$ cat flow/run.sh
#!/bin/bash
# the make line also repeats each setting of config.mk as NAME=value (left out here)
make -C /OpenROAD-flow-scripts/flow DESIGN_CONFIG=/design/flow/config.mk WORK_HOME=/design/flow/orfs CLKGATE_MAP_FILE= finish
$ cat flow/config.mk
export PLATFORM = sky130hd
export DESIGN_NAME = mult_top
export DESIGN_NICKNAME = mult_top
export VERILOG_FILES = /design/flow/design.v
export SDC_FILE = /design/flow/constraint.sdc
export NUM_CORES = 4
export LEC_CHECK = 0
export CAP_MARGIN = 20
export CORE_MARGIN = 2
export CORE_UTILIZATION = 72
export CTS_CLUSTER_DIAMETER = 358
export MAX_ROUTING_LAYER = met4
export PLACE_DENSITY_LB_ADDON = 0.01
export SLEW_MARGIN = 20
export TNS_END_PERCENT = 5
$ cat flow/constraint.sdc
create_clock -name core_clock -period 8.67 [get_ports {clk}]
set_input_delay 1.7340 -clock core_clock [delete_from_list [all_inputs] [get_ports {clk}]]
set_output_delay 1.7340 -clock core_clock [all_outputs]
set_load 0.01 [all_outputs]
$ cat flow/design.v
`timescale 1ns/100ps
module mult(
	input 			clk,				
	input 			rst_n,				
	input 			pipe_flush,				
	input 	[63:0] 	a,				
	input 	[63:0] 	b,				
	output 	[63:0] 	result				
);
	wire [63:0] result_tmp;
	reg [63:0] pipe_reg_0;
	reg [63:0] pipe_reg_1;
	assign result_tmp = a*b;
	assign result = pipe_reg_1;
	always@(posedge clk or negedge rst_n) begin
		if(~rst_n) begin
			pipe_reg_0 <= 0;
			pipe_reg_1 <= 0;
		end
		else if(pipe_flush) begin
			pipe_reg_0 <= 0;
			pipe_reg_1 <= 0;
		end
		else begin
			pipe_reg_0 <= result_tmp;
			pipe_reg_1 <= pipe_reg_0;
		end
	end
endmodule  
`timescale 1ns/100ps
module mult_top(
	input 							clk, 
	input							rst_n,
	input							pipe_flush,
	input 			[32-1:0] 	mcand,
	input 			[32-1:0] 	mplier,
	input 			[4:0]	 		func,
	output logic 	[32-1:0] 	result
);
	localparam [4:0] ALU_ADD    = 5'h00;
	localparam [4:0] ALU_MUL    = 5'h0a;
	localparam [4:0] ALU_MULH   = 5'h0b;
	localparam [4:0] ALU_MULHSU = 5'h0c;
	localparam [4:0] ALU_MULHU  = 5'h0d;
	logic [32-1:0] mcand_in, mplier_in;
    logic signed [32-1:0] signed_mcand_in, signed_mplier_in;
    logic [2*32-1:0] product_out;
	logic signed [2*32-1:0] signed_product_out;
	logic [4:0] func_d0;
	logic [4:0] func_d1;
	assign mcand_in = mcand;
    assign mplier_in = mplier;
    assign signed_mcand_in = mcand;
    assign signed_mplier_in = mplier;
	always@(posedge clk or negedge rst_n) begin 
		if(~rst_n)begin 
			func_d0 <= ALU_ADD;
			func_d1 <= ALU_ADD;
		end
		else if(pipe_flush)begin
			func_d0 <= ALU_ADD;
			func_d1 <= ALU_ADD;
		end
		else begin
			func_d0 <= func;
			func_d1 <= func_d0;
		end
	end
    always_comb begin
        case(func_d1)
            ALU_MUL:	begin
            	result = signed_product_out[32-1:0];
            end    
            ALU_MULH:	begin
            	result = signed_product_out[2*32-1:32];
            end   
            ALU_MULHSU:	begin
            	result = product_out[2*32-1:32];
            end
            ALU_MULHU:	begin
            	result = product_out[2*32-1:32];
            end  
            default:	begin
            	result = 32'hfacebeec;   
            end    
        endcase
    end
	mult u_mult_signed(
		.clk(clk),
		.rst_n(rst_n),
		.pipe_flush(pipe_flush),
		.a({{32{signed_mcand_in[31]}},signed_mcand_in}),
		.b({{32{signed_mplier_in[31]}},signed_mplier_in}),
		.result(signed_product_out)
	);
	mult u_mult_unsigned(
		.clk(clk),
		.rst_n(rst_n),
		.pipe_flush(pipe_flush),
		.a({{32{mcand_in[31] & (func == ALU_MULHSU)}},mcand_in}),
		.b({32'b0,mplier_in}),
		.result(product_out)
	);
endmodule
==> metrics.cfg, run 1 <==
[synth]
synth_stat.cells=7586
ys_sh_xor_pct=1.537
synth_flops=202
logic_family=adder cells
syn_area_um2=75220
synthAdderAreaFrac_pct=63.70
synth-edff-count=0
ys_sh_mux_pct=0.5306
largest_area_cell=fa_1
top_cells_by_count=2399 x inv_1, 2153 x fa_1, 695 x nand2_1
synthAoiAreaFrac_pct=3.689
syn_nets=10190
synth.area.top_cells=fa_1 57%, inv_1 12%, dfrtp_1 6.7%
postSynthCellCount=7586
synth-warning-count=2
synth_seq_share_pct=6.720
ys_sh_simple_pct=10.49
top_area_share_pct=57.30
synth_cell_types=76
ys_area_um2=75220
async_flop_share_pct=100.0
top_cell=inv_1
ys.flop_type=dfrtp_1
postSynthAreaPerCell_um2=9.915

[floorplanning]
fp_util_pct=72.57
die_area_um2=107100
die_y_um=327.2
core-area_um2=103600
die-width_um=327.2
pin_count=104
fp-row-count=118

[placement]
place_congestion=0.9953
preCtsSetupSlack_ps=-1559
io_buffers=103
dp_hpwl_um=192500
dp_cells=10060

[status]
haltStage=global routing
status=stopped before the end

[clocking]
numCtsBuffers=19
cts.hold.buffers_added=0
htreeDepth=1
clk_path_buf_depth=3
cts-root-buf=clkbuf_16
cts_sinks=202

==> stage by stage <==
stage	TNS (ps)	instance area (um^2)
floorplan	-7259	75310
global placement	-66720	87410
detailed placement	-76550	87410
CTS	-18030	89900
==> what timing repair did <==
item                       in CTS
buffers inserted               65
pin swaps                     125
resized                       322
cloned                         12
setup endpoints to repair      65
==> run 2: changes to the inputs <==
CTS_CLUSTER_DIAMETER = 387   (was 358)
CTS_CLUSTER_SIZE = 99   (was not set)
MAX_ROUTING_LAYER = not set   (was met4)
PLACE_DENSITY_LB_ADDON = not set   (was 0.01)
TNS_END_PERCENT = 45   (was 5)
clock period = 6.77 ns   (was 8.67 ns; I/O delays follow)
==> run 2 against run 1 <==
The flow again stops in global routing. Synthesized area stayed put. Die size unchanged. Synthesized cell count is the same.
==> metrics.cfg, run 2 <==
[synth]
largest_area_cell=fa_1
postSynthCellCount=7586  ; unchanged
ys.flop_type=dfrtp_1
postSynthAreaPerCell_um2=9.915  ; unchanged
ys_sh_simple_pct=10.49  ; unchanged
syn_area_um2=75220  ; unchanged
synth.area.top_cells=fa_1 57%, inv_1 12%, dfrtp_1 6.7%
synth_stat.cells=7586  ; unchanged
logic_family=adder cells
ys_area_um2=75220  ; unchanged
ys_sh_xor_pct=1.537  ; unchanged
synth_flops=202  ; unchanged
synth-edff-count=0  ; unchanged
synthAoiAreaFrac_pct=3.689  ; unchanged
synth-warning-count=2  ; unchanged
synth_cell_types=76  ; unchanged
async_flop_share_pct=100.0  ; unchanged
top_cell=inv_1
syn_nets=10190  ; unchanged
top_area_share_pct=57.30  ; unchanged
top_cells_by_count=2399 x inv_1, 2153 x fa_1, 695 x nand2_1
synthAdderAreaFrac_pct=63.70  ; unchanged
synth_seq_share_pct=6.720  ; unchanged
ys_sh_mux_pct=0.5306  ; unchanged

[floorplanning]
fp_util_pct=72.57  ; unchanged
core-area_um2=103600  ; unchanged
die_area_um2=107100  ; unchanged
die-width_um=327.2  ; unchanged
die_y_um=327.2  ; unchanged
pin_count=104  ; unchanged
fp-row-count=118  ; unchanged

[placement]
io_buffers=103  ; unchanged
place_congestion=0.9884  ; -0.69%
dp_hpwl_um=200600  ; +4.2%
dp_cells=10030  ; -0.35%

[clocking]
cts_sinks=202  ; unchanged
clk_path_buf_depth=3  ; unchanged
cts-root-buf=clkbuf_16
numCtsBuffers=6  ; -13
htreeDepth=1  ; unchanged

[status]
status=stopped before the end
haltStage=global routing
error_message=[ERROR GRT-0232] Routing congestion too high. Check the congestion heatmap in the GUI.

[grt]
grt_usage_pct=71.85
overflow=323

run 2: repair_timing:
item                                    in CTS
pin swaps                                  366
buffers inserted                           202
hold buffers                                 0
endpoints found under the setup margin      86
cloned                                      33
endpoints found under the hold margin        0
resized                                    827
run 2: layer usage:
layer | global-route usage [%] | GRT overflow
met1 | 74.20 | 5
met2 | 89.73 | 172
met3 | 54.44 | 9
met4 | 65.61 | 135
met5 | 31.01 | 2
run 2: through the flow:
stage	setup slack (ps)	cell area, um^2
4_1_cts	-1866	92840
3_5_place_dp	-2985	87770
2_1_floorplan	-2023	76160
3_3_place_gp	-2872	87770
==> run 3: changes to the inputs <==
CAP_MARGIN = 30   (was 20)
CELL_PAD_IN_SITES_DETAIL_PLACEMENT = 0   (was not set)
CELL_PAD_IN_SITES_GLOBAL_PLACEMENT = 0   (was not set)
CORE_ASPECT_RATIO = 0.78   (was not set)
CORE_MARGIN = 5   (was 2)
CORE_UTILIZATION = 15   (was 72)
CTS_CLUSTER_DIAMETER = not set   (was 387)
CTS_CLUSTER_SIZE = 91   (was 99)
GPL_ROUTABILITY_DRIVEN = 1   (was not set)
MAX_ROUTING_LAYER = met4   (was not set)
SETUP_SLACK_MARGIN = -0.47   (was not set)
SLEW_MARGIN = 30   (was 20)
TNS_END_PERCENT = not set   (was 45)
clock period = 8.87 ns   (was 6.77 ns; I/O delays follow)
==> run 3 against run 2 <==
The layout now fails its checks (setup timing). Synthesized cell count is the same. Synthesized area unchanged. Die size rose to 4.8 times the previous value.
==> metrics.cfg, run 3 <==
[status]
status=complete, but fails checks
violations=setup timing

[setup_path]
cp-endpoint=u_mult_unsigned.pipe_reg_0[61]
crit_type=input port to register
r2r.worst_path.cells=1
r2r_end=u_mult_signed.pipe_reg_1[20]
worstSetupStartpointType=input port
reg2reg_from=u_mult_signed.pipe_reg_0[20]
critical_path_arrival_ps=9950
worstPathBufferInverterCount=9
regToRegSetupSlack_ps=8100
crit_family=adder cells
worst_path_max_delay_cell=fa_1
path_depth=30
crit_top_cell=fa_1
path_max_fanout=8
endpoint_kind=register
crit_start=func[0]
required_ps=9300
critPathMaxStageDelay_ps=540

[synth]
largest_area_cell=fa_1
async_flop_share_pct=100.0  ; unchanged
postSynthCellCount=7586  ; unchanged
ys_sh_mux_pct=0.5306  ; unchanged
synthAoiAreaFrac_pct=3.689  ; unchanged
ys_area_um2=75220  ; unchanged
synth-edff-count=0  ; unchanged
ys_sh_simple_pct=10.49  ; unchanged
postSynthAreaPerCell_um2=9.915  ; unchanged
synth.area.top_cells=fa_1 57%, inv_1 12%, dfrtp_1 6.7%
syn_area_um2=75220  ; unchanged
synthAdderAreaFrac_pct=63.70  ; unchanged
syn_nets=10190  ; unchanged
top_cell=inv_1
logic_family=adder cells
top_cells_by_count=2399 x inv_1, 2153 x fa_1, 695 x nand2_1
ys.flop_type=dfrtp_1
synth_flops=202  ; unchanged
synth_stat.cells=7586  ; unchanged
synth_seq_share_pct=6.720  ; unchanged
top_area_share_pct=57.30  ; unchanged
synth_cell_types=76  ; unchanged
ys_sh_xor_pct=1.537  ; unchanged
synth-warning-count=2  ; unchanged

[grt]
grt_max_degree=90
grt_usage_pct=9.509
antenna_found_initial=23
grt_pass1_vias=59530
overflow=0
grt_pass1_wl_um=369600

[worst_hold_path]
whs_path_depth=1
worstHoldPathType=register to register
hp-start=u_mult_signed.pipe_reg_0[36]
holdPathEnd=u_mult_signed.pipe_reg_1[36]

[detailed_routing]
drtAntennaViolNets=0
vias_per_cell=3.454
drt_first_pass_iters=5
drt_iter0_markers=3826
drc=0
wire_per_inst_um=16.02
finalWirelength_um=251000
num_vias=54110

[placement]
dpl-instance-area_um2=95730  ; +9.1%
io_buffers=103  ; unchanged
place_congestion=0.8795  ; -11%
preCtsSetupSlack_ps=-1775  ; +1211 ps
dp_hpwl_um=215100  ; +7.3%

[sta]
min_period_ps=9526
hold_violations=0
fin_ws_ps=-656.0
timing.slew.headroom_pct=37.93
setup_tns_ps=-14180
drv_slew=0
setup_viol=46
post-route-period-util_pct=107.4
worst_slew_pin_slew_ps=927.0
fmax_mhz=105.0
grt_setup_unrepaired=true
fin_worst_skew_ps=24.40

[layout]
fin_area_um2=98420
num-nets-final=11540
fill_cells=54790
flop_area_um2=5056
finish.utilization_pct=19.72
syn2layout_area_growth_pct=30.85
logic_area_um2=61190

[clocking]
numCtsBuffers=20  ; +14
cts_sinks=202  ; unchanged
cts_tree=done
clock_latency_ps=510
clk_pin_slew_ps=60
htreeDepth=1  ; unchanged
cts-root-buf=clkbuf_16
clk_path_buf_depth=3  ; unchanged

[floorplanning]
die-width_um=811.8  ; +150%
die_y_um=635.4  ; +94%
die_area_um2=515800  ; +380%
fp-row-count=229  ; +94%
pin_count=104  ; unchanged
core-area_um2=499100  ; +380%
fp_util_pct=15.07  ; -58 points

[job]
warnings=31
maxCapViolCount=0

## run 3: layer usage
metal,track usage (%),share of wire (%)
met1,13.92,46
met2,14.57,44
met3,1.131,8.3
met4,0.7957,1.1
met5,-,0
## run 3: layout make-up
type	count	share of cell area [%]
antenna	17	0.04322
multi-input combinational	4716	62.17
inverter	2400	9.153
tap	6699	8.516
clock inverter	7	0.1004
sequential	202	5.137
clock buffer	27	0.5975
timing repair buffer	1598	14.28
## run 3: timing repair
| item | CTS | global route |
|---|---|---|
| pin swaps | 32 | 82 |
| setup buffers | 19 | 38 |
| gates resized | 88 | 229 |
| cloned | 3 | 27 |
| endpoints found under the setup margin | 41 | 45 |
| hold buffers | 0 | 0 |
## run 3: metrics by stage
step	hold WS, ps	instances
after global routing	477.3	15670
final	457.9	15670
after floorplan	438.5	7586
after CTS	460.5	15610
after global placement	445.3	15560
after detailed placement	450.2	15560
==> run 4: changes to the inputs <==
CAP_MARGIN = 20   (was 30)
CELL_PAD_IN_SITES_DETAIL_PLACEMENT = not set   (was 0)
CELL_PAD_IN_SITES_GLOBAL_PLACEMENT = not set   (was 0)
CORE_ASPECT_RATIO = not set   (was 0.78)
CORE_MARGIN = 2   (was 5)
CORE_UTILIZATION = 72   (was 15)
CTS_CLUSTER_SIZE = not set   (was 91)
GPL_ROUTABILITY_DRIVEN = not set   (was 1)
MAX_ROUTING_LAYER = not set   (was met4)
SETUP_SLACK_MARGIN = not set   (was -0.47)
SLEW_MARGIN = 20   (was 30)
TNS_END_PERCENT = 45   (was not set)
clock period = 9.94 ns   (was 8.87 ns; I/O delays follow)
==> run 4 against run 3 <==
Now clean on timing, DRC and antenna. Register-to-register slack improved by 900 ps. Die size decreased by 79%. Sequential share of layout area increased by 0.77 points. Cell area decreased by 13%. Worst hold slack improved by 4.7 ps. Count of clock-buffer cells in the layout increased by 2. Global-route usage increased by 32 points. Critical path type unchanged. Largest cell class unchanged. Highest routed layer is now met5.
==> metrics.cfg, run 4 <==
[status]
status=timing/DRC/antenna clean

[synth]
synth_cell_types=76  ; unchanged
syn_area_um2=75220  ; unchanged
synth_seq_share_pct=6.720  ; unchanged
async_flop_share_pct=100.0  ; unchanged
postSynthCellCount=7586  ; unchanged
ys_sh_simple_pct=10.49  ; unchanged
synth.area.top_cells=fa_1 57%, inv_1 12%, dfrtp_1 6.7%
top_cell=inv_1
top_area_share_pct=57.30  ; unchanged
synthAoiAreaFrac_pct=3.689  ; unchanged
synthAdderAreaFrac_pct=63.70  ; unchanged
synth-warning-count=2  ; unchanged
synth_flops=202  ; unchanged
largest_area_cell=fa_1
ys_sh_xor_pct=1.537  ; unchanged
top_cells_by_count=2399 x inv_1, 2153 x fa_1, 695 x nand2_1
ys_area_um2=75220  ; unchanged
postSynthAreaPerCell_um2=9.915  ; unchanged
synth-edff-count=0  ; unchanged
logic_family=adder cells
ys.flop_type=dfrtp_1
syn_nets=10190  ; unchanged
synth_stat.cells=7586  ; unchanged
ys_sh_mux_pct=0.5306  ; unchanged

[placement]
place_congestion=0.9814  ; +12%
preCtsSetupSlack_ps=-677.5  ; +1097 ps
dp_hpwl_um=185800  ; -14%
io_buffers=103  ; unchanged
dp_cells=9684  ; -38%

[layout]
finish.utilization_pct=82.59  ; +63 points
final_cells=9729  ; -38%
fill_cells=6257  ; -89%
num-nets-final=10940  ; -5.2%
syn2layout_area_growth_pct=13.81

[clocking]
cts_sinks=202  ; unchanged
cts-root-buf=clkbuf_16
htreeDepth=1  ; unchanged
cts_tree=done
clk_path_buf_depth=3  ; unchanged
clock_latency_ps=490  ; -20 ps
clk_pin_slew_ps=70  ; about the same
numCtsBuffers=19  ; -5.0%

[sta]
timing.slew.headroom_pct=33.34  ; -4.6 points
post-route-period-util_pct=98.39  ; -9.0 points
fin_worst_skew_ps=23.84  ; -0.5644 ps
fin_ws_ps=160.3  ; +816.3 ps
min_period_ps=9780
grt_setup_unrepaired=true
setup_tns_ps=0  ; +14180 ps
whs_ps=462.6  ; +4.737 ps
drv_slew=0  ; unchanged
fmax_mhz=102.3
setup_viol=0  ; -100%
worst_slew_pin_slew_ps=999.8  ; +72.84 ps
hold_violations=0  ; unchanged

[setup_path]
regToRegSetupSlack_ps=9000  ; +900 ps
worstSetupStartpointType=input port
endpoint_kind=register
critical_path_arrival_ps=10100  ; +150 ps
required_ps=10260  ; +960 ps
r2r_end=u_mult_signed.pipe_reg_1[27]
crit_type=input port to register
worst_path_max_delay_cell=fa_1
reg2reg_from=u_mult_signed.pipe_reg_0[27]
path_max_fanout=13  ; +5
crit_family=adder cells
worstPathBufferInverterCount=12  ; +3
r2r.worst_path.cells=1  ; unchanged
path_depth=31  ; +3.3%
crit_start=mplier[13]
cp-endpoint=u_mult_signed.pipe_reg_0[53]
crit_top_cell=fa_1
critPathMaxStageDelay_ps=540  ; about the same

[job]
warnings=42  ; +35%
maxCapViolCount=0  ; unchanged

[grt]
grt.met1_usage_pct=53.71  ; +40 points
grt_pass1_wl_um=335500  ; -9.2%
grt.met2_usage_pct=69.04  ; +54 points
met3_usage_pct=6.831  ; +5.7 points
overflow=0  ; unchanged
grt_usage_pct=41.36  ; +32 points
grt_pass1_vias=62030  ; +4.2%
grt_max_degree=118  ; +31%
grt_most_used_layer=met2
antenna_found_initial=4  ; -83%

[detailed_routing]
drt_first_pass_iters=6  ; +1
drc=0  ; unchanged
vias_per_cell=5.500  ; +59%
wire_per_inst_um=21.24  ; +33%
drt_iter0_markers=4126  ; +7.8%
num_vias=53510  ; -1.1%
finalWirelength_um=206600  ; -18%
drtAntennaViolNets=0  ; unchanged

[worst_hold_path]
hp-start=u_mult_unsigned.pipe_reg_0[40]
worstHoldPathType=register to register
holdPathEnd=u_mult_unsigned.pipe_reg_1[40]
whs_path_depth=1  ; unchanged

[floorplanning]
fp_util_pct=72.57  ; +58 points
core-area_um2=103600  ; -79%
die-width_um=327.2  ; -60%
fp-row-count=118  ; -48%
pin_count=104  ; unchanged
die_area_um2=107100  ; -79%
die_y_um=327.2  ; -49%

-- run 4: layout make-up --
class                   instances  area [um^2]  share of cell area (%)
well taps                    1380         1727                   2.017
multi-input cells            4716        60430                   70.59
repair buffers                998         8811                   10.29
diodes                          1        2.502                0.002923
inverters                    2400         9012                   10.53
clock inverters                 3        22.52                 0.02631
clock buffers                  29        543.0                  0.6343
flip-flops and latches        202         5055                   5.905
-- run 4: per-stage QoR --
step | area (um^2)
5_1_grt | 85600
6_report | 85600
2_1_floorplan | 75230
3_3_place_gp | 84610
3_5_place_dp | 84610
4_1_cts | 85180
-- run 4: layer usage --
layer | vias to the layer above | wire length (um)
met5 | - | 9
met4 | 2 | 12950
met3 | 695 | 16920
met2 | 2453 | 102100
met1 | 27430 | 74640
li1 | 22930 | -
-- run 4: timing repair --
| item | in CTS | in global routing |
|---|---|---|
| pin swaps | 0 | 26 |
| hold buffers | 0 | 0 |
| gates resized | 3 | 75 |
| setup buffers | 0 | 13 |
| endpoints found under the setup margin | 4 | 31 |
| gates cloned | 0 | 0 |
==> run 5: changes to the inputs <==
CAP_MARGIN = 30   (was 20)
CELL_PAD_IN_SITES_DETAIL_PLACEMENT = 0   (was not set)
CELL_PAD_IN_SITES_GLOBAL_PLACEMENT = 0   (was not set)
CTS_CLUSTER_DIAMETER = 260   (was not set)
CTS_CLUSTER_SIZE = 41   (was not set)
GPL_TIMING_DRIVEN = 1   (was not set)
PLACE_DENSITY_LB_ADDON = 0.03   (was not set)
SETUP_SLACK_MARGIN = 1.19   (was not set)
TNS_END_PERCENT = 50   (was 45)
clock period = 9.52 ns   (was 9.94 ns; I/O delays follow)
==> run 5 against run 4 <==
The flow now stops in global routing. Synthesized cell count unchanged. Die size unchanged. Synthesized area unchanged.
==> metrics.cfg, run 5 <==
[status]
error_message=[ERROR GRT-0116] Global routing finished with congestion. Check the congestion regions in the DRC Viewer.
haltStage=global routing
status=stopped before the end

[floorplanning]
die-width_um=327.2  ; unchanged
die_area_um2=107100  ; unchanged
pin_count=104  ; unchanged
core-area_um2=103600  ; unchanged
fp-row-count=118  ; unchanged
fp_util_pct=72.57  ; unchanged
die_y_um=327.2  ; unchanged

[placement]
io_buffers=103  ; unchanged
dp_cells=9778  ; +0.97%
dp_hpwl_um=191700  ; +3.2%
place_congestion=0.9897  ; +0.85%
dpl-instance-area_um2=86070  ; +1.7%

[synth]
async_flop_share_pct=100.0  ; unchanged
synth_cell_types=76  ; unchanged
synth_flops=202  ; unchanged
ys_sh_mux_pct=0.5306  ; unchanged
synthAdderAreaFrac_pct=63.70  ; unchanged
synth-warning-count=2  ; unchanged
logic_family=adder cells
synth-edff-count=0  ; unchanged
synth.area.top_cells=fa_1 57%, inv_1 12%, dfrtp_1 6.7%
ys_sh_simple_pct=10.49  ; unchanged
syn_area_um2=75220  ; unchanged
synth_seq_share_pct=6.720  ; unchanged
syn_nets=10190  ; unchanged
top_cell=inv_1
synthAoiAreaFrac_pct=3.689  ; unchanged
ys_area_um2=75220  ; unchanged
ys_sh_xor_pct=1.537  ; unchanged
postSynthAreaPerCell_um2=9.915  ; unchanged
postSynthCellCount=7586  ; unchanged
ys.flop_type=dfrtp_1
largest_area_cell=fa_1
top_cells_by_count=2399 x inv_1, 2153 x fa_1, 695 x nand2_1
synth_stat.cells=7586  ; unchanged
top_area_share_pct=57.30  ; unchanged

[clocking]
cts_sinks=202  ; unchanged
cts-root-buf=clkbuf_16
cts.hold.buffers_added=0  ; unchanged
htreeDepth=1  ; unchanged
clk_path_buf_depth=3  ; unchanged
numCtsBuffers=8  ; -11

[grt]
overflow=4
grt_usage_pct=57.83

[run 5: metal layers]
metal	GRT usage (%)	GRT overflow
met1	61.78	0
met2	80.75	3
met3	34.06	0
met4	47.21	1
met5	18.59	0
[run 5: what timing repair did]
item                                    CTS
setup buffers                           142
endpoints found under the setup margin   78
resized                                 528
gates cloned                             29
pin swaps                               201
[run 5: per-stage QoR]
| stage | hold WS, ps | setup WS, ps | utilization, % |
|---|---|---|---|
| floorplan | 438.5 | 177.3 | - |
| global placement | 442.4 | -768.9 | 83.02 |
| detailed placement | 446.3 | -857.6 | 83.04 |
| CTS | 476.9 | 261.6 | 86.23 |
==> run 6: changes to the inputs <==
CAP_MARGIN = 20   (was 30)
CELL_PAD_IN_SITES_DETAIL_PLACEMENT = not set   (was 0)
CELL_PAD_IN_SITES_GLOBAL_PLACEMENT = not set   (was 0)
CTS_CLUSTER_DIAMETER = 229   (was 260)
CTS_CLUSTER_SIZE = not set   (was 41)
GPL_TIMING_DRIVEN = not set   (was 1)
PLACE_DENSITY_LB_ADDON = 0.26   (was 0.03)
SETUP_SLACK_MARGIN = not set   (was 1.19)
TNS_END_PERCENT = not set   (was 50)
clock period = 11.0 ns   (was 9.52 ns; I/O delays follow)
==> run 6 against run 5 <==
The run now finishes clean. Synthesized area unchanged. Synthesized cell count unchanged. Die size unchanged.
==> metrics.cfg, run 6 <==
[status]
status=timing/DRC/antenna clean

[floorplanning]
die_y_um=327.2  ; unchanged
core-area_um2=103600  ; unchanged
die-width_um=327.2  ; unchanged
die_area_um2=107100  ; unchanged
fp-row-count=118  ; unchanged
fp_util_pct=72.57  ; unchanged
pin_count=104  ; unchanged

[setup_path]
cp-endpoint=u_mult_unsigned.pipe_reg_0[61]
required_ps=11320
path_depth=27
r2r_end=u_mult_signed.pipe_reg_1[40]
worstSetupStartpointType=input port
reg2reg_from=u_mult_signed.pipe_reg_0[40]
regToRegSetupSlack_ps=10120
crit_start=mcand[19]
worstPathBufferInverterCount=8
path_max_fanout=23
critical_path_arrival_ps=10850
worst_path_max_delay_cell=clkdlybuf4s50_1
r2r.worst_path.cells=1
crit_top_cell=fa_1
crit_type=input port to register
endpoint_kind=register
crit_family=adder cells
critPathMaxStageDelay_ps=670

[clocking]
cts.hold.buffers_added=0  ; unchanged
clk_path_buf_depth=3  ; unchanged
cts_resized=0  ; -100%
htreeDepth=1  ; unchanged
clock_latency_ps=490
cts-root-buf=clkbuf_16
cts_sinks=202  ; unchanged
post_cts_buffers=0  ; -100%
cts_tree=done
numCtsBuffers=20  ; +12
clk_pin_slew_ps=60

[layout]
num-nets-final=10260
final_cells=9045
syn2layout_area_growth_pct=5.799

[sta]
hold_violations=0
setup_tns_ps=0
min_period_ps=10530
setup_viol=0
drv_slew=0
timing.slew.headroom_pct=30.14
grt_setup_unrepaired=false
fmax_mhz=94.94
post-route-period-util_pct=95.75
whs_ps=457.7
worst_slew_pin_slew_ps=1048
fin_worst_skew_ps=12.85

[synth]
async_flop_share_pct=100.0  ; unchanged
syn_nets=10190  ; unchanged
top_cell=inv_1
synth.area.top_cells=fa_1 57%, inv_1 12%, dfrtp_1 6.7%
synth-edff-count=0  ; unchanged
synth_cell_types=76  ; unchanged
ys_area_um2=75220  ; unchanged
logic_family=adder cells
synthAoiAreaFrac_pct=3.689  ; unchanged
ys_sh_mux_pct=0.5306  ; unchanged
synthAdderAreaFrac_pct=63.70  ; unchanged
top_cells_by_count=2399 x inv_1, 2153 x fa_1, 695 x nand2_1
syn_area_um2=75220  ; unchanged
top_area_share_pct=57.30  ; unchanged
postSynthAreaPerCell_um2=9.915  ; unchanged
synth_stat.cells=7586  ; unchanged
synth_flops=202  ; unchanged
synth_seq_share_pct=6.720  ; unchanged
ys.flop_type=dfrtp_1
postSynthCellCount=7586  ; unchanged
ys_sh_simple_pct=10.49  ; unchanged
largest_area_cell=fa_1
synth-warning-count=2  ; unchanged
ys_sh_xor_pct=1.537  ; unchanged

[grt]
overflow=0
grt_usage_pct=39.27
antenna_found_initial=3
grt_pass1_vias=59720
grt_pass1_wl_um=320200
grt_max_degree=111

[placement]
dp_hpwl_um=172100  ; -10%
io_buffers=103  ; unchanged
place_congestion=0.9715  ; -1.8%
dp_cells=9010  ; -7.9%

[worst_hold_path]
worstHoldPathType=register to register
holdPathEnd=u_mult_unsigned.pipe_reg_1[40]
hp-start=u_mult_unsigned.pipe_reg_0[40]
whs_path_depth=1

[detailed_routing]
drt_iter0_markers=4058
drt_first_pass_iters=5
drc=0
wire_per_inst_um=21.68
num_vias=50990
vias_per_cell=5.638
drtAntennaViolNets=0
finalWirelength_um=196100

[job]
warnings=35
maxCapViolCount=0

## run 6: area by class of cell
type                    instances  area, um^2
fillers                      6772       24060
clock buffers                  28       571.8
multi-input cells            4716       60160
repair buffers                312        3000
diodes                          1       2.502
clock inverters                 6       55.05
flip-flops and latches        202        5055
well taps                    1380        1727
inverters                    2400        9009
## run 6: layer usage
layer	wire, um	GRT usage, %	share of wire, %	vias to the layer above
li1	-	-	-	21550
met1	69340	49.73	35	26220
met2	97160	65.81	50	2483
met3	16360	6.516	8.3	734
met4	13190	20.76	6.7	2
met5	18	0	0.0092	-
## run 6: stage by stage
step	cell area (um^2)	util [%]	setup WS [ps]
CTS	79580	76.78	579.4
detailed placement	78950	76.17	85.71
global placement	78950	76.17	220.8
global route	79580	76.78	191.8
finish	79580	76.78	467.0
floorplan	75220	-	668.0
==> run 7: changes to the inputs <==
CELL_PAD_IN_SITES_GLOBAL_PLACEMENT = 1   (was not set)
CORE_ASPECT_RATIO = 0.89   (was not set)
CORE_UTILIZATION = 40   (was 72)
CTS_CLUSTER_DIAMETER = not set   (was 229)
GPL_TIMING_DRIVEN = 0   (was not set)
MAX_ROUTING_LAYER = met4   (was not set)
MIN_ROUTING_LAYER = met2   (was not set)
PLACE_DENSITY_LB_ADDON = 0.29   (was 0.26)
clock period = 13.0 ns   (was 11.0 ns; I/O delays follow)
==> run 7 against run 6 <==
Die size grew 79%. The run now fails in global routing. Synthesized area is the same. Synthesized cell count is the same.
==> metrics.cfg, run 7 <==
[grt]
overflow=38
grt_usage_pct=62.18

[floorplanning]
pin_count=104  ; unchanged
die-width_um=463.7  ; +42%
die_area_um2=191500  ; +79%
die_y_um=413.1  ; +26%
core-area_um2=187300  ; +81%
fp-row-count=150  ; +27%
fp_util_pct=40.16  ; -32 points

[synth]
async_flop_share_pct=100.0  ; unchanged
logic_family=adder cells
synthAdderAreaFrac_pct=63.70  ; unchanged
top_cell=inv_1
synth_seq_share_pct=6.720  ; unchanged
synth_cell_types=76  ; unchanged
syn_nets=10190  ; unchanged
ys_area_um2=75220  ; unchanged
synth.area.top_cells=fa_1 57%, inv_1 12%, dfrtp_1 6.7%
ys_sh_mux_pct=0.5306  ; unchanged
synth-warning-count=2  ; unchanged
ys.flop_type=dfrtp_1
postSynthCellCount=7586  ; unchanged
top_cells_by_count=2399 x inv_1, 2153 x fa_1, 695 x nand2_1
synth-edff-count=0  ; unchanged
synthAoiAreaFrac_pct=3.689  ; unchanged
postSynthAreaPerCell_um2=9.915  ; unchanged
syn_area_um2=75220  ; unchanged
top_area_share_pct=57.30  ; unchanged
ys_sh_xor_pct=1.537  ; unchanged
largest_area_cell=fa_1
ys_sh_simple_pct=10.49  ; unchanged
synth_flops=202  ; unchanged
synth_stat.cells=7586  ; unchanged

[clocking]
cts_sinks=202  ; unchanged
htreeDepth=1  ; unchanged
clk_path_buf_depth=3  ; unchanged
numCtsBuffers=20  ; unchanged
cts-root-buf=clkbuf_16

[status]
error_message=[ERROR GRT-0116] Global routing finished with congestion. Check the congestion regions in the DRC Viewer.
haltStage=global routing
status=stopped before the end

[placement]
dpl-instance-area_um2=80470  ; +1.9%
place_congestion=1.141  ; +17%
dp_cells=10230  ; +14%
dp_hpwl_um=289900  ; +68%
io_buffers=100  ; -2.9%

==> run 7: metal layers <==
metal,overflow,global-route usage (%)
met1,-,-
met2,0,68.30
met3,38,76.74
met4,0,24.37
met5,-,-
==> run 7: timing repair <==
action,in CTS
hold buffers,0
gates resized,7
endpoints found under the setup margin,24
endpoints found under the hold margin,0
setup buffers,0
==> run 7: metrics by stage <==
stage	hold slack, ps	worst slack, ps	setup TNS, ps
global placement	445.0	-4716	-132320
floorplan	438.5	2268	0
detailed placement	446.3	-2022	-37240
CTS	457.5	37.75	0
==> run 8: changes to the inputs <==
CAP_MARGIN = 0   (was 20)
CELL_PAD_IN_SITES_GLOBAL_PLACEMENT = not set   (was 1)
CORE_ASPECT_RATIO = not set   (was 0.89)
CORE_UTILIZATION = 72   (was 40)
GPL_TIMING_DRIVEN = not set   (was 0)
MAX_ROUTING_LAYER = not set   (was met4)
MIN_ROUTING_LAYER = not set   (was met2)
PLACE_DENSITY = 0.36   (was not set)
PLACE_DENSITY_LB_ADDON = not set   (was 0.29)
TNS_END_PERCENT = 45   (was not set)
clock period = 7.63 ns   (was 13.0 ns; I/O delays follow)
==> run 8 against run 7 <==
The flow again stops in global routing. Die size down 44%. Synthesized area unchanged. Synthesized cell count stayed put.
==> metrics.cfg, run 8 <==
[floorplanning]
die-width_um=327.2  ; -29%
die_y_um=327.2  ; -21%
core-area_um2=103600  ; -45%
fp_util_pct=72.57  ; +32 points
die_area_um2=107100  ; -44%
fp-row-count=118  ; -21%
pin_count=104  ; unchanged

[synth]
syn_nets=10190  ; unchanged
ys_area_um2=75220  ; unchanged
synth_stat.cells=7586  ; unchanged
top_cell=inv_1
synthAoiAreaFrac_pct=3.689  ; unchanged
synth_cell_types=76  ; unchanged
postSynthAreaPerCell_um2=9.915  ; unchanged
top_area_share_pct=57.30  ; unchanged
async_flop_share_pct=100.0  ; unchanged
top_cells_by_count=2399 x inv_1, 2153 x fa_1, 695 x nand2_1
synthAdderAreaFrac_pct=63.70  ; unchanged
ys.flop_type=dfrtp_1
synth-edff-count=0  ; unchanged
ys_sh_xor_pct=1.537  ; unchanged
synth_flops=202  ; unchanged
postSynthCellCount=7586  ; unchanged
synth.area.top_cells=fa_1 57%, inv_1 12%, dfrtp_1 6.7%
largest_area_cell=fa_1
ys_sh_mux_pct=0.5306  ; unchanged
synth_seq_share_pct=6.720  ; unchanged
logic_family=adder cells
syn_area_um2=75220  ; unchanged
ys_sh_simple_pct=10.49  ; unchanged
synth-warning-count=2  ; unchanged

[placement]
dp_cells=10020  ; -2.1%
place_congestion=0.9884  ; -13%
io_buffers=103  ; +3.0%
dp_hpwl_um=193800  ; -33%

[clocking]
numCtsBuffers=19  ; -5.0%
cts-root-buf=clkbuf_16
clk_path_buf_depth=3  ; unchanged
htreeDepth=1  ; unchanged
cts_sinks=202  ; unchanged
cts.hold.buffers_added=0  ; unchanged

[grt]
grt_usage_pct=64.70
overflow=51

[status]
haltStage=global routing
status=stopped before the end
error_message=[ERROR GRT-0116] Global routing finished with congestion. Check the congestion regions in the DRC Viewer.

run 8: routing by layer:
metal	global-route usage, %	GRT overflow
met1	66.04	0
met2	86.17	25
met3	44.20	0
met4	57.50	25
met5	26.44	1
run 8: through the flow:
stage	setup slack (ps)	utilization, %	instance area (um^2)
after CTS	-1205	90.44	93740
after detailed placement	-2279	84.70	87780
after global placement	-2102	84.70	87780
after floorplan	-1335	-	76080
run 8: timing repair:
| action | CTS |
|---|---|
| setup buffers | 198 |
| pin swaps | 450 |
| gates cloned | 37 |
| resized | 965 |
| endpoints found under the setup margin | 81 |
==> run 9: changes to the inputs <==
CAP_MARGIN = 30   (was 0)
CELL_PAD_IN_SITES_DETAIL_PLACEMENT = 1   (was not set)
CELL_PAD_IN_SITES_GLOBAL_PLACEMENT = 1   (was not set)
CORE_MARGIN = 6   (was 2)
CORE_UTILIZATION = 23   (was 72)
CTS_CLUSTER_DIAMETER = 260   (was not set)
GPL_TIMING_DRIVEN = 0   (was not set)
PLACE_DENSITY = not set   (was 0.36)
PLACE_DENSITY_LB_ADDON = 0.25   (was not set)
SETUP_SLACK_MARGIN = 2.29   (was not set)
TNS_END_PERCENT = 50   (was 45)
clock period = 8.71 ns   (was 7.63 ns; I/O delays follow)
==> run 9 against run 8 <==
The layout now fails its checks (setup timing). Synthesized area unchanged. Synthesized cell count unchanged. Die size rose to 3.2 times the previous value.
==> metrics.cfg, run 9 <==
[detailed_routing]
drt_first_pass_iters=5
wire_per_inst_um=28.19
vias_per_cell=4.359
drtAntennaViolNets=0
finalWirelength_um=347700
drt_iter0_markers=3345
num_vias=53780
drc=0

[synth]
ys_sh_mux_pct=0.5306  ; unchanged
async_flop_share_pct=100.0  ; unchanged
synth_flops=202  ; unchanged
synth_stat.cells=7586  ; unchanged
ys_sh_xor_pct=1.537  ; unchanged
syn_area_um2=75220  ; unchanged
logic_family=adder cells
synth-warning-count=2  ; unchanged
top_cells_by_count=2399 x inv_1, 2153 x fa_1, 695 x nand2_1
top_cell=inv_1
postSynthAreaPerCell_um2=9.915  ; unchanged
ys_area_um2=75220  ; unchanged
synthAoiAreaFrac_pct=3.689  ; unchanged
largest_area_cell=fa_1
synth.area.top_cells=fa_1 57%, inv_1 12%, dfrtp_1 6.7%
postSynthCellCount=7586  ; unchanged
synth-edff-count=0  ; unchanged
synth_seq_share_pct=6.720  ; unchanged
ys_sh_simple_pct=10.49  ; unchanged
top_area_share_pct=57.30  ; unchanged
synth_cell_types=76  ; unchanged
syn_nets=10190  ; unchanged
ys.flop_type=dfrtp_1
synthAdderAreaFrac_pct=63.70  ; unchanged

[setup_path]
crit_family=adder cells
r2r.worst_path.cells=1
critical_path_arrival_ps=10450
crit_top_cell=fa_1
critPathMaxStageDelay_ps=860
crit_start=func[0]
path_depth=31
crit_type=input port to register
worst_path_max_delay_cell=o211ai_1
required_ps=9110
cp-endpoint=u_mult_unsigned.pipe_reg_0[61]
endpoint_kind=register
regToRegSetupSlack_ps=8000
reg2reg_from=u_mult_signed.pipe_reg_0[54]
worstPathBufferInverterCount=9
worstSetupStartpointType=input port
path_max_fanout=8
r2r_end=u_mult_signed.pipe_reg_1[54]

[sta]
fin_worst_skew_ps=15.99
post-route-period-util_pct=115.5
drv_slew=0
worst_slew_pin_slew_ps=1081
grt_setup_unrepaired=true
setup_viol=49
whs_ps=465.4
setup_tns_ps=-25930
hold_violations=0
min_period_ps=10060
fmax_mhz=99.44
fin_ws_ps=-1347
timing.slew.headroom_pct=27.60

[grt]
grt_usage_pct=20.49
antenna_found_initial=70
grt_pass1_vias=63830
grt_pass1_wl_um=490900
grt_max_degree=104
overflow=0

[status]
status=complete, but fails checks
violations=setup timing

[layout]
logic_area_um2=63580
syn2layout_area_growth_pct=21.98
num-nets-final=10580
fill_cells=36850
final_cells=12340
flop_area_um2=5055

[clocking]
clk_pin_slew_ps=60
cts_sinks=202  ; unchanged
cts.hold.buffers_added=0  ; unchanged
htreeDepth=1  ; unchanged
numCtsBuffers=20  ; +1
clk_path_buf_depth=3  ; unchanged
clock_latency_ps=510
cts-root-buf=clkbuf_16
cts_tree=done

[worst_hold_path]
worstHoldPathType=register to register
whs_path_depth=1
hp-start=func_d0[2]
holdPathEnd=func_d1[2]

[floorplanning]
pin_count=104  ; unchanged
fp-row-count=209  ; +77%
die_area_um2=340900  ; +220%
die_y_um=583.9  ; +78%
die-width_um=583.9  ; +78%
fp_util_pct=23.16  ; -49 points
core-area_um2=324800  ; +210%

[placement]
dp_hpwl_um=302200  ; +56%
place_congestion=0.9320  ; -5.7%
dp_cells=12060  ; +20%
io_buffers=100  ; -2.9%

[job]
warnings=42
maxCapViolCount=0

-- run 9: metal layers --
metal | track usage (%) | wire length (um) | up-vias | part of all wire (%)
met5 | 0 | 7 | - | 0.0020
met4 | 7.553 | 17640 | 2 | 5.1
met3 | 2.461 | 20220 | 459 | 5.8
met2 | 35.65 | 169900 | 1526 | 49
met1 | 26.16 | 140000 | 29570 | 40
li1 | - | - | 22220 | -
-- run 9: final cells by class --
type | count | area share [%]
Sequential cell | 202 | 5.509
Multi-Input combinational cell | 4716 | 69.30
Inverter | 2400 | 9.850
Buffer | 268 | 4.116
Timing Repair Buffer | 362 | 4.514
Clock inverter | 8 | 0.1295
Tap cell | 4325 | 5.898
Clock buffer | 25 | 0.6000
Antenna cell | 31 | 0.08455
-- run 9: repair_timing --
action | in CTS | in global routing
cloned | 1 | 0
buffers inserted | 162 | 55
endpoints found under the setup margin | 90 | 87
gates resized | 1290 | 252
pin swaps | 268 | 206
-- run 9: per-stage QoR --
step	setup WS, ps	util (%)	instance area (um^2)
floorplan	-470.7	-	76360
global placement	-4520	25.48	82770
detailed placement	-3703	25.78	83740
CTS	-1386	27.81	90310
global route	-1426	28.23	91690
finish	-1347	28.25	91750
==> run 10: changes to the inputs <==
CAP_MARGIN = 40   (was 30)
CELL_PAD_IN_SITES_DETAIL_PLACEMENT = not set   (was 1)
CELL_PAD_IN_SITES_GLOBAL_PLACEMENT = not set   (was 1)
CORE_MARGIN = 2   (was 6)
CORE_UTILIZATION = 72   (was 23)
CTS_CLUSTER_DIAMETER = not set   (was 260)
CTS_CLUSTER_SIZE = 49   (was not set)
GPL_TIMING_DRIVEN = not set   (was 0)
MAX_ROUTING_LAYER = met4   (was not set)
PLACE_DENSITY_LB_ADDON = 0.01   (was 0.25)
SETUP_SLACK_MARGIN = not set   (was 2.29)
TNS_END_PERCENT = not set   (was 50)
clock period = 8.41 ns   (was 8.71 ns; I/O delays follow)
==> run 10 against run 9 <==
Synthesized cell count stayed put. Synthesized area is the same. Die size decreased by 69%. The flow now stops in global routing.
==> metrics.cfg, run 10 <==
[status]
status=stopped before the end
haltStage=global routing
error_message=[ERROR GRT-0116] Global routing finished with congestion. Check the congestion regions in the DRC Viewer.

[synth]
async_flop_share_pct=100.0  ; unchanged
ys_sh_simple_pct=10.49  ; unchanged
postSynthCellCount=7586  ; unchanged
ys_sh_xor_pct=1.537  ; unchanged
postSynthAreaPerCell_um2=9.915  ; unchanged
ys_sh_mux_pct=0.5306  ; unchanged
ys.flop_type=dfrtp_1
synth_seq_share_pct=6.720  ; unchanged
syn_area_um2=75220  ; unchanged
top_area_share_pct=57.30  ; unchanged
syn_nets=10190  ; unchanged
synth_flops=202  ; unchanged
synth.area.top_cells=fa_1 57%, inv_1 12%, dfrtp_1 6.7%
ys_area_um2=75220  ; unchanged
largest_area_cell=fa_1
synth_cell_types=76  ; unchanged
top_cell=inv_1
synthAoiAreaFrac_pct=3.689  ; unchanged
synth-edff-count=0  ; unchanged
synth_stat.cells=7586  ; unchanged
synth-warning-count=2  ; unchanged
logic_family=adder cells
top_cells_by_count=2399 x inv_1, 2153 x fa_1, 695 x nand2_1
synthAdderAreaFrac_pct=63.70  ; unchanged

[placement]
io_buffers=103  ; +3.0%
preCtsSetupSlack_ps=-1860  ; +1843 ps
place_congestion=0.9947  ; +6.7%
dp_cells=10030  ; -17%
dp_hpwl_um=202600  ; -33%

[clocking]
clk_path_buf_depth=3  ; unchanged
cts_sinks=202  ; unchanged
cts-root-buf=clkbuf_16
cts.hold.buffers_added=0  ; unchanged
numCtsBuffers=20  ; unchanged
htreeDepth=1  ; unchanged

[floorplanning]
fp-row-count=118  ; -44%
fp_util_pct=72.57  ; +49 points
pin_count=104  ; unchanged
core-area_um2=103600  ; -68%
die_area_um2=107100  ; -69%
die-width_um=327.2  ; -44%
die_y_um=327.2  ; -44%

[grt]
overflow=465
grt_usage_pct=77.18

run 10: layer usage:
layer	GRT usage [%]	overflow
met1	78.25	37
met2	92.66	265
met3	61.98	25
met4	66.28	138
met5	-	-
run 10: what timing repair did:
item                       CTS
setup endpoints to repair   72
pin swaps                  366
buffers inserted           184
gates cloned                39
gates resized              898
run 10: metrics by stage:
stage | instance area (um^2) | utilization (%)
CTS | 93400 | 90.12
floorplan | 76010 | -
detailed placement | 87910 | 84.82
global placement | 87820 | 84.73
==> run 11: changes to the inputs <==
CAP_MARGIN = 0   (was 40)
clock period = 8.49 ns   (was 8.41 ns; I/O delays follow)
==> run 11 against run 10 <==
The flow again stops in global routing. Synthesized cell count unchanged. Synthesized area stayed put. Die size unchanged.
==> metrics.cfg, run 11 <==
[synth]
ys_sh_simple_pct=10.49  ; unchanged
syn_area_um2=75220  ; unchanged
syn_nets=10190  ; unchanged
synth-edff-count=0  ; unchanged
async_flop_share_pct=100.0  ; unchanged
synth_cell_types=76  ; unchanged
synth_seq_share_pct=6.720  ; unchanged
ys_sh_mux_pct=0.5306  ; unchanged
ys_area_um2=75220  ; unchanged
top_area_share_pct=57.30  ; unchanged
synth.area.top_cells=fa_1 57%, inv_1 12%, dfrtp_1 6.7%
synth-warning-count=2  ; unchanged
postSynthCellCount=7586  ; unchanged
ys.flop_type=dfrtp_1
top_cells_by_count=2399 x inv_1, 2153 x fa_1, 695 x nand2_1
top_cell=inv_1
synthAoiAreaFrac_pct=3.689  ; unchanged
synth_flops=202  ; unchanged
synthAdderAreaFrac_pct=63.70  ; unchanged
synth_stat.cells=7586  ; unchanged
logic_family=adder cells
largest_area_cell=fa_1
ys_sh_xor_pct=1.537  ; unchanged
postSynthAreaPerCell_um2=9.915  ; unchanged

[floorplanning]
die-width_um=327.2  ; unchanged
die_y_um=327.2  ; unchanged
core-area_um2=103600  ; unchanged
pin_count=104  ; unchanged
fp_util_pct=72.57  ; unchanged
fp-row-count=118  ; unchanged
die_area_um2=107100  ; unchanged

[grt]
grt_usage_pct=71.34
overflow=452

[placement]
place_congestion=1.020  ; +2.5%
dp_hpwl_um=200000  ; -1.2%
dp_cells=10010  ; -0.21%
io_buffers=103  ; unchanged

[clocking]
cts-root-buf=clkbuf_16
numCtsBuffers=19  ; -5.0%
htreeDepth=1  ; unchanged
clk_path_buf_depth=3  ; unchanged
cts_sinks=202  ; unchanged

[status]
haltStage=global routing
error_message=[ERROR GRT-0116] Global routing finished with congestion. Check the congestion regions in the DRC Viewer.
status=stopped before the end

[run 11: metrics by stage]
step / cell area (um^2) / setup WS (ps) / utilization (%) / hold slack [ps]
after floorplan: 75960 / -646.8 / - / 438.5
after global placement: 87640 / -1492 / 84.56 / 441.1
after detailed placement: 87640 / -1676 / 84.56 / 448.8
after CTS: 93430 / -532.3 / 90.14 / 457.1
[run 11: what timing repair did]
item / in CTS
pin swaps: 423
endpoints found under the setup margin: 68
buffers inserted: 251
gates cloned: 22
hold buffers: 0
gates resized: 955
[run 11: per-layer routing]
| metal | global-route usage (%) | GRT overflow |
|---|---|---|
| met5 | - | - |
| met4 | 62.34 | 147 |
| met3 | 50.27 | 14 |
| met1 | 72.95 | 16 |
| met2 | 89.84 | 275 |
==> run 12: changes to the inputs <==
CAP_MARGIN = 20   (was 0)
CORE_UTILIZATION = 40   (was 72)
CTS_CLUSTER_SIZE = not set   (was 49)
MAX_ROUTING_LAYER = not set   (was met4)
PLACE_DENSITY_LB_ADDON = not set   (was 0.01)
clock period = 21.7 ns   (was 8.49 ns; I/O delays follow)
==> run 12 against run 11 <==
The run now finishes clean. Die size rose by 79%. Synthesized area unchanged. Synthesized cell count unchanged.
==> metrics.cfg, run 12 <==
[status]
status=timing/DRC/antenna clean

[detailed_routing]
num_vias=48780
drc=0
drt_first_pass_iters=5
n_antenna_cell=0
vias_per_cell=4.861
finalWirelength_um=198600
wire_per_inst_um=19.79
drt_iter0_markers=2704
drtAntennaViolNets=0

[grt]
grt_pass1_vias=57200
grt.met1_usage_pct=29.28
met3_usage_pct=1.153
grt_max_degree=120
overflow=0
grt_pass1_wl_um=325200
antenna_found_initial=4
grt_most_used_layer=met2
grt_usage_pct=21.78
grt.met2_usage_pct=39.02

[sta]
setup_tns_ps=0
fmax_mhz=74.24
drv_slew=0
hold_violations=0
min_period_ps=13470
worst_slew_pin_slew_ps=1094
post-route-period-util_pct=62.08
timing.slew.headroom_pct=26.28
grt_setup_unrepaired=false
fin_worst_skew_ps=26.78
setup_viol=0

[floorplanning]
pin_count=104  ; unchanged
fp-row-count=159  ; +35%
die-width_um=437.6  ; +34%
core-area_um2=187400  ; +81%
die_y_um=437.6  ; +34%
die_area_um2=191500  ; +79%
fp_util_pct=40.14  ; -32 points

[setup_path]
crit_type=input port to register
crit_top_cell=fa_1
crit_start=mcand[31]
path_depth=28
r2r_end=u_mult_signed.pipe_reg_1[31]
regToRegSetupSlack_ps=20810
required_ps=22090
critical_path_arrival_ps=13860
path_max_fanout=35
r2r.worst_path.cells=1
crit_family=adder cells
worstPathBufferInverterCount=6
worst_path_max_delay_cell=fa_1
reg2reg_from=u_mult_signed.pipe_reg_0[31]
worstSetupStartpointType=input port
critPathMaxStageDelay_ps=910
endpoint_kind=register
cp-endpoint=u_mult_unsigned.pipe_reg_0[58]

[synth]
synth_stat.cells=7586  ; unchanged
ys_sh_mux_pct=0.5306  ; unchanged
largest_area_cell=fa_1
synth-warning-count=2  ; unchanged
top_cells_by_count=2399 x inv_1, 2153 x fa_1, 695 x nand2_1
postSynthAreaPerCell_um2=9.915  ; unchanged
ys_sh_simple_pct=10.49  ; unchanged
synth-edff-count=0  ; unchanged
postSynthCellCount=7586  ; unchanged
synth_seq_share_pct=6.720  ; unchanged
syn_area_um2=75220  ; unchanged
synth.area.top_cells=fa_1 57%, inv_1 12%, dfrtp_1 6.7%
async_flop_share_pct=100.0  ; unchanged
ys.flop_type=dfrtp_1
ys_area_um2=75220  ; unchanged
synthAdderAreaFrac_pct=63.70  ; unchanged
top_cell=inv_1
top_area_share_pct=57.30  ; unchanged
synthAoiAreaFrac_pct=3.689  ; unchanged
syn_nets=10190  ; unchanged
ys_sh_xor_pct=1.537  ; unchanged
logic_family=adder cells
synth_cell_types=76  ; unchanged
synth_flops=202  ; unchanged

[layout]
num-nets-final=10130
fill_cells=18240
syn2layout_area_growth_pct=6.000
fin_area_um2=79730

[clocking]
clk_path_buf_depth=3  ; unchanged
cts.hold.buffers_added=0  ; unchanged
cts_tree=done
post_cts_buffers=0  ; -100%
clock_latency_ps=510
cts_sinks=202  ; unchanged
clk_pin_slew_ps=60
cts-root-buf=clkbuf_16
cts_resized=0  ; -100%
htreeDepth=1  ; unchanged
numCtsBuffers=22  ; +3

[job]
warnings=31
maxCapViolCount=0

[worst_hold_path]
hp-start=u_mult_unsigned.pipe_reg_0[0]
whs_path_depth=1
holdPathEnd=u_mult_unsigned.pipe_reg_1[0]
worstHoldPathType=register to register

[placement]
io_buffers=103  ; unchanged
dpl-instance-area_um2=78960  ; -9.9%
place_congestion=0.8960  ; -12%
dp_hpwl_um=174400  ; -13%

-- run 12: cell type report --
class	count	area (um^2)	share of cell area (%)
multi-input combinational	4716	60160	75.45
tap	2495	3122	3.915
inverter	2400	9009	11.30
timing repair buffer	182	1613	2.023
clock buffer	28	593.1	0.7438
sequential	202	5056	6.341
clock inverter	11	177.7	0.2228
-- run 12: per-stage QoR --
| step | worst slack, ps | instances | hold WS, ps | util (%) |
|---|---|---|---|---|
| 3_3_place_gp | 7765 | 9995 | 446.3 | 42.13 |
| 2_1_floorplan | 9228 | 7586 | 438.5 | - |
| 4_1_cts | 8179 | 10030 | 464.6 | 42.54 |
| 3_5_place_dp | 7647 | 9995 | 449.4 | 42.13 |
| 6_report | 8229 | 10030 | 460.7 | 42.55 |
| 5_1_grt | 7678 | 10030 | 475.5 | 42.55 |
-- run 12: routing by layer --
metal / part of all wire (%) / up-vias / wire, um
li1: - / 21340 / -
met1: 43 / 26180 / 84560
met2: 52 / 1016 / 102700
met3: 3.2 / 246 / 6428
met4: 2.5 / 0 / 4931
met5: 0 / - / 0
==> run 13: changes to the inputs <==
CORE_UTILIZATION = 72   (was 40)
PLACE_DENSITY = 0.65   (was not set)
clock period = 10.7 ns   (was 21.7 ns; I/O delays follow)
==> run 13 against run 12 <==
Still clean on timing, DRC and antenna. Routed wire length decreased by 0.64%. Count of clock-buffer cells in the layout decreased by 5. Worst hold slack lost 7.0 ps. Cell count is 9.1% lower. First-iteration DRC count grew 30%.
==> metrics.cfg, run 13 <==
[clocking]
cts_tree=done
cts-root-buf=clkbuf_16
numCtsBuffers=20  ; -9.1%
post_cts_buffers=0  ; unchanged
cts_sinks=202  ; unchanged
htreeDepth=1  ; unchanged
cts_resized=0  ; unchanged
clk_path_buf_depth=3  ; unchanged
cts.hold.buffers_added=0  ; unchanged
clk_pin_slew_ps=70  ; about the same
clock_latency_ps=490  ; -20 ps

[synth]
synthAdderAreaFrac_pct=63.70  ; unchanged
synth_stat.cells=7586  ; unchanged
postSynthCellCount=7586  ; unchanged
ys_area_um2=75220  ; unchanged
synth_cell_types=76  ; unchanged
synth_flops=202  ; unchanged
async_flop_share_pct=100.0  ; unchanged
top_cells_by_count=2399 x inv_1, 2153 x fa_1, 695 x nand2_1
syn_nets=10190  ; unchanged
postSynthAreaPerCell_um2=9.915  ; unchanged
ys.flop_type=dfrtp_1
synth_seq_share_pct=6.720  ; unchanged
ys_sh_xor_pct=1.537  ; unchanged
synth-warning-count=2  ; unchanged
synth-edff-count=0  ; unchanged
syn_area_um2=75220  ; unchanged
synth.area.top_cells=fa_1 57%, inv_1 12%, dfrtp_1 6.7%
ys_sh_simple_pct=10.49  ; unchanged
top_cell=inv_1
top_area_share_pct=57.30  ; unchanged
largest_area_cell=fa_1
logic_family=adder cells
synthAoiAreaFrac_pct=3.689  ; unchanged
ys_sh_mux_pct=0.5306  ; unchanged

[placement]
dp_cells=9088  ; -9.1%
io_buffers=103  ; unchanged
dp_hpwl_um=175100  ; +0.40%
place_congestion=0.9654  ; +7.7%
dpl-instance-area_um2=79860  ; +1.1%

[sta]
timing.slew.headroom_pct=32.11  ; +5.8 points
setup_tns_ps=0  ; unchanged
post-route-period-util_pct=96.18  ; +34 points
hold_violations=0  ; unchanged
fmax_mhz=97.17
min_period_ps=10290
setup_viol=0  ; unchanged
fin_worst_skew_ps=10.66  ; -16.13 ps
worst_slew_pin_slew_ps=1018  ; -75.89 ps
drv_slew=0  ; unchanged
grt_setup_unrepaired=false

[worst_hold_path]
worstHoldPathType=register to register
whs_path_depth=1  ; unchanged
holdPathEnd=u_mult_signed.pipe_reg_1[16]
hp-start=u_mult_signed.pipe_reg_0[16]

[setup_path]
endpoint_kind=register
path_depth=30  ; +7.1%
worstSetupStartpointType=input port
critical_path_arrival_ps=10620  ; -3240 ps
crit_start=mcand[31]
path_max_fanout=9  ; -74%
cp-endpoint=u_mult_unsigned.pipe_reg_0[61]
worst_path_max_delay_cell=clkdlybuf4s50_1
crit_type=input port to register
crit_top_cell=fa_1
r2r.worst_path.cells=1  ; unchanged
r2r_end=u_mult_signed.pipe_reg_1[27]
worstPathBufferInverterCount=9  ; +3
critPathMaxStageDelay_ps=600  ; -310 ps
reg2reg_from=u_mult_signed.pipe_reg_0[27]
required_ps=11030  ; -11060 ps
crit_family=adder cells
regToRegSetupSlack_ps=9860  ; -10950 ps

[floorplanning]
die_y_um=327.2  ; -25%
core-area_um2=103600  ; -45%
fp_util_pct=72.57  ; +32 points
die_area_um2=107100  ; -44%
fp-row-count=118  ; -26%
pin_count=104  ; unchanged
die-width_um=327.2  ; -25%

[detailed_routing]
drt_first_pass_iters=5  ; unchanged
vias_per_cell=5.554  ; +14%
drt_iter0_markers=3517  ; +30%
finalWirelength_um=197400  ; -0.64%
drtAntennaViolNets=0  ; unchanged
drc=0  ; unchanged
wire_per_inst_um=21.63  ; +9.3%
n_antenna_cell=0  ; unchanged
num_vias=50670  ; +3.9%

[job]
maxCapViolCount=0  ; unchanged
warnings=33  ; +6.5%

[layout]
final_cells=9123  ; -9.1%
flop_area_um2=5055  ; about the same
fin_area_um2=80620  ; +1.1%
fill_cells=7068  ; -61%
syn2layout_area_growth_pct=7.186
num-nets-final=10340  ; +2.0%
logic_area_um2=60170  ; about the same

[grt]
grt_usage_pct=39.65  ; +18 points
antenna_found_initial=2  ; -2
grt_pass1_wl_um=320700  ; -1.4%
grt_max_degree=125  ; +4.2%
overflow=0  ; unchanged
grt_pass1_vias=58100  ; +1.6%

[status]
status=timing/DRC/antenna clean

run 13: metal layers:
metal	track usage [%]	up-vias	part of all wire, %
li1	-	21710	-
met1	52.96	26260	38
met2	66.21	2176	49
met3	6.831	519	8.3
met4	14.87	2	4.9
met5	0	-	0.0066
run 13: layout make-up:
type                            count  area share [%]
Timing Repair Buffer              390           4.851
Inverter                         2400           11.17
Clock inverter                     12          0.2607
Sequential cell                   202           6.270
Clock buffer                       23          0.6735
Tap cell                         1380           2.142
Multi-Input combinational cell   4716           74.63
run 13: metrics by stage:
step	hold WS, ps	util (%)	setup slack, ps
after floorplan	438.5	-	428.0
after global placement	442.4	77.05	31.75
after CTS	458.2	77.78	360.8
final	453.7	77.79	408.8
after global routing	477.6	77.79	51.06
after detailed placement	446.3	77.05	-102.4
==> run 14: changes to the inputs <==
CTS_CLUSTER_DIAMETER = 376   (was not set)
PLACE_DENSITY = 0.39   (was 0.65)
clock period = 5.06 ns   (was 10.7 ns; I/O delays follow)
==> run 14 against run 13 <==
The run now fails in global routing. Die size did not move. Synthesized area did not move. Synthesized cell count did not move.
==> metrics.cfg, run 14 <==
[status]
status=stopped before the end
haltStage=global routing
error_message=[ERROR GRT-0232] Routing congestion too high. Check the congestion heatmap in the GUI.

[synth]
async_flop_share_pct=100.0  ; unchanged
postSynthCellCount=7586  ; unchanged
syn_nets=10190  ; unchanged
synth.area.top_cells=fa_1 57%, inv_1 12%, dfrtp_1 6.7%
ys.flop_type=dfrtp_1
ys_sh_simple_pct=10.49  ; unchanged
synth_seq_share_pct=6.720  ; unchanged
postSynthAreaPerCell_um2=9.915  ; unchanged
ys_sh_xor_pct=1.537  ; unchanged
top_cell=inv_1
synthAdderAreaFrac_pct=63.70  ; unchanged
largest_area_cell=fa_1
synthAoiAreaFrac_pct=3.689  ; unchanged
synth_flops=202  ; unchanged
synth_stat.cells=7586  ; unchanged
ys_area_um2=75220  ; unchanged
synth-edff-count=0  ; unchanged
syn_area_um2=75220  ; unchanged
synth-warning-count=2  ; unchanged
logic_family=adder cells
top_cells_by_count=2399 x inv_1, 2153 x fa_1, 695 x nand2_1
ys_sh_mux_pct=0.5306  ; unchanged
synth_cell_types=76  ; unchanged
top_area_share_pct=57.30  ; unchanged

[floorplanning]
die_y_um=327.2  ; unchanged
die_area_um2=107100  ; unchanged
fp_util_pct=72.57  ; unchanged
pin_count=104  ; unchanged
die-width_um=327.2  ; unchanged
core-area_um2=103600  ; unchanged
fp-row-count=118  ; unchanged

[grt]
overflow=11
grt_usage_pct=70.00

[placement]
dpl-instance-area_um2=88840  ; +11%
dp_hpwl_um=201600  ; +15%
place_congestion=1.007  ; +4.3%
io_buffers=103  ; unchanged

[clocking]
cts_sinks=202  ; unchanged
cts-root-buf=clkbuf_16
htreeDepth=1  ; unchanged
numCtsBuffers=20  ; unchanged
clk_path_buf_depth=3  ; unchanged

[run 14: what timing repair did]
item | 4_1_cts
pin swaps | 390
cloned | 18
setup buffers | 196
gates resized | 820
setup endpoints to repair | 90
hold buffers | 0
[run 14: routing by layer]
layer / global-route usage [%] / overflow
met1: 68.64 / 0
met2: 90.44 / 3
met3: 51.01 / 0
met4: 69.29 / 8
met5: 29.19 / 0
[run 14: through the flow]
step / hold WS, ps / instances / worst slack, ps / utilization (%)
after CTS: 460.6 / 10310 / -3357 / 90.60
after detailed placement: 447.2 / 10070 / -4298 / 85.72
after global placement: 441.6 / 10070 / -4112 / 85.72
after floorplan: 438.5 / 7586 / -3391 / -
